## lane 1
==> flow/design.v (excerpt) <==
module ATM_TOP #(parameter  P_WIDTH = 16,
                            B_WIDTH = 20, 
							C_WIDTH = 6)
( 
    input   wire                    clk,
    input   wire                    rst,
	input wire [C_WIDTH-1:0]         card_number,
	input wire                       card_in,
    input wire                      button_0,
    input wire                      button_1,
    input wire                      button_2,
    input wire                      button_3,
    input wire                      button_4,
    input wire                      button_5,
    input wire                      button_6,
    input wire                      button_7,
    input wire                      button_8,
    input wire                      button_9,
    input wire                      enter_button,
    input wire                      cancel_button,
    input wire                      withdraw_button,
    input wire                      deposit_button,
    input wire                      show_balance,
	input wire                      another_service,
    input wire                      English_button,
    input wire                      Arabic_button,
	input wire                      multiple_100_button,
    input wire                      multiple_1000_button,
    input wire     [B_WIDTH-1:0]     actual_deposit_value,
	input wire [31:0]                threshold,
	output wire	                         card_out,
	output wire  [B_WIDTH-1:0]     updated_balance,  
	output wire                    operation_done, 
	output wire                    error,
	output wire                    wrong_password
	);
Size in the first run: roughly 2600 cells after synthesis, ~110 I/O pins.
Settings: LEC_CHECK=0, ABC_AREA=1, CAP_MARGIN=35, CORE_MARGIN=2, CORE_UTILIZATION=72, CTS_CLUSTER_SIZE=74, GPL_ROUTABILITY_DRIVEN=1, HOLD_SLACK_MARGIN=0.3, MAX_ROUTING_LAYER=met5, MIN_ROUTING_LAYER=met1, PLACE_DENSITY=0.67, SETUP_SLACK_MARGIN=0.75, SLEW_MARGIN=20; clock period 3.11 ns.
run.sh (not shown) runs the stock make flow with config.mk's settings and CLKGATE_MAP_FILE=.
Status: lane 1 FAILED at 5_1_grt (tool error)
Here is what was changed in the inputs of lane 2 compared with lane 1.
- CORE_UTILIZATION now 70, was 72
- GPL_ROUTABILITY_DRIVEN no longer set, was 1
- MAX_ROUTING_LAYER no longer set, was met5
- CTS_CLUSTER_SIZE no longer set, was 74
- CTS_CLUSTER_DIAMETER now 196, previously not set
- MIN_ROUTING_LAYER no longer set, was met1
- CAP_MARGIN now 20, was 35
- SETUP_SLACK_MARGIN no longer set, was 0.75
- HOLD_SLACK_MARGIN no longer set, was 0.3
- PLACE_DENSITY no longer set, was 0.67
- the clock period (ns, I/O delays scaled along) now 2.97, was 3.11
Final checks on lane 2, whose flow otherwise completed, came back failing, citing negative setup slack. On total of hold buffers inserted after clock tree synthesis: between lane 1 and lane 2, it ends up lower for lane 2. Diff lane 1 -> lane 2 | count of placed standard cells including taps | up by a few percent. Between lane 1 and lane 2, area of the die increased. Of lane 1 and lane 2, lane 1 shows the lower core area, with lane 2 above it. The lower worst setup timing slack at the placement stage came out of lane 2. The run showing the smaller cell area after placement is lane 1. Half-perimeter wire length after detailed placement: higher on lane 2. Lane 2 vs. lane 1: initial standard-cell utilization of the core now smaller, routability-driven placement congestion ratio shows an increase of about 1%, overall die height up about 1.4%.

Starting RTL as in the previous note.
==> flow/design.v (excerpt) <==
module ATM_TOP #(parameter  P_WIDTH = 16,
                            B_WIDTH = 20, 
							C_WIDTH = 6)
( 
    input   wire                    clk,
    input   wire                    rst,
	input wire [C_WIDTH-1:0]         card_number,
	input wire                       card_in,
    input wire                      button_0,
    input wire                      button_1,
    input wire                      button_2,
    input wire                      button_3,
    input wire                      button_4,
    input wire                      button_5,
    input wire                      button_6,
    input wire                      button_7,
    input wire                      button_8,
    input wire                      button_9,
    input wire                      enter_button,
    input wire                      cancel_button,
    input wire                      withdraw_button,
    input wire                      deposit_button,
    input wire                      show_balance,
	input wire                      another_service,
    input wire                      English_button,
    input wire                      Arabic_button,
	input wire                      multiple_100_button,
    input wire                      multiple_1000_button,
    input wire     [B_WIDTH-1:0]     actual_deposit_value,
	input wire [31:0]                threshold,
	output wire	                         card_out,
	output wire  [B_WIDTH-1:0]     updated_balance,  
	output wire                    operation_done, 
	output wire                    error,
	output wire                    wrong_password
	);
export LEC_CHECK = 0
export ABC_AREA = 0
export CAP_MARGIN = 20
export CORE_MARGIN = 2
export CORE_UTILIZATION = 71
export CTS_CLUSTER_DIAMETER = 229
export CTS_CLUSTER_SIZE = 75
export MAX_ROUTING_LAYER = met4
export PLACE_DENSITY_LB_ADDON = 0.01
export SETUP_SLACK_MARGIN = 0.91
export SLEW_MARGIN = 20
create_clock -name core_clock -period 3.12 [get_ports {clk}]
The first run did not get past clock tree synthesis.
Edit:
- ABC_AREA: 0 -> unset
- CAP_MARGIN: 20 -> 5
- CORE_UTILIZATION: 71 -> 67
- CTS_CLUSTER_DIAMETER: 229 -> unset
- CTS_CLUSTER_SIZE: 75 -> unset
- MAX_ROUTING_LAYER: met4 -> unset
- PLACE_DENSITY_LB_ADDON: 0.01 -> unset
- SETUP_SLACK_MARGIN: 0.91 -> -0.35
- clock period: 3.12 -> 3.7 ns (I/O delays scaled with it)
What happened: This time the run completed and failed the layout checks on setup timing. Die area goes up by 5.8%. Synthesized cell count does not change. Area after synthesis does not change.
Edit:
- CAP_MARGIN: 5 -> 20
- CORE_UTILIZATION: 67 -> 40
- SETUP_SLACK_MARGIN: -0.35 -> unset
- clock period: 3.7 -> 7.66 ns (I/O delays scaled with it)
Now the flow completed without violations. Worst hold slack improves by 0.26 ns. Via count went down by 6.2%. Core utilization went down by 34 points. First-iteration DRC count went down by 18%. Non-clock buffer count went down by 103. Final area went down by 2.9%. Synthesized area is unchanged. Wire length barely changes. Die area went up by 66%. Count of clock-buffer cells in the layout went up by 3.
Edit:
- CORE_MARGIN: 2 -> 6
- CTS_CLUSTER_SIZE: unset -> 14
- TNS_END_PERCENT: unset -> 85
- clock period: 7.66 -> 6.0 ns (I/O delays scaled with it)
Result:
- non-clock buffer count climbs by 3
- clock-buffer cell count goes up by 1
- setup slack is worse by 0.95 ns
- wire length rose by 3.4%
- design area went up by 0.76%
- flip-flop count is unchanged
- sequential share of layout area fell by 0.31 points
- via count went up by 0.96%
- register-to-register slack degrades by 1.7 ns
- final cell count barely changes
Edit:
- CORE_MARGIN: 6 -> 2
- CORE_UTILIZATION: 40 -> 72
- CTS_CLUSTER_SIZE: 14 -> 88
- PLACE_DENSITY: unset -> 0.4
- TNS_END_PERCENT: 85 -> unset
- clock period: 6.0 -> 3.48 ns (I/O delays scaled with it)
What happened: The changed run completed and failed the layout checks on setup timing. Area after synthesis does not change. Wire length rises by 11%. Power rises by 74%. Design area rises by 3.9%. Non-clock buffer count rises by 120. Worst hold slack degrades by 0.37 ns. Global-route usage rises by 21 points. First-iteration DRC count rises by 60%. Core utilization rises by 41 points. Count of clock-buffer cells in the layout falls by 5.
Power is estimated from default activity; no workload was simulated.
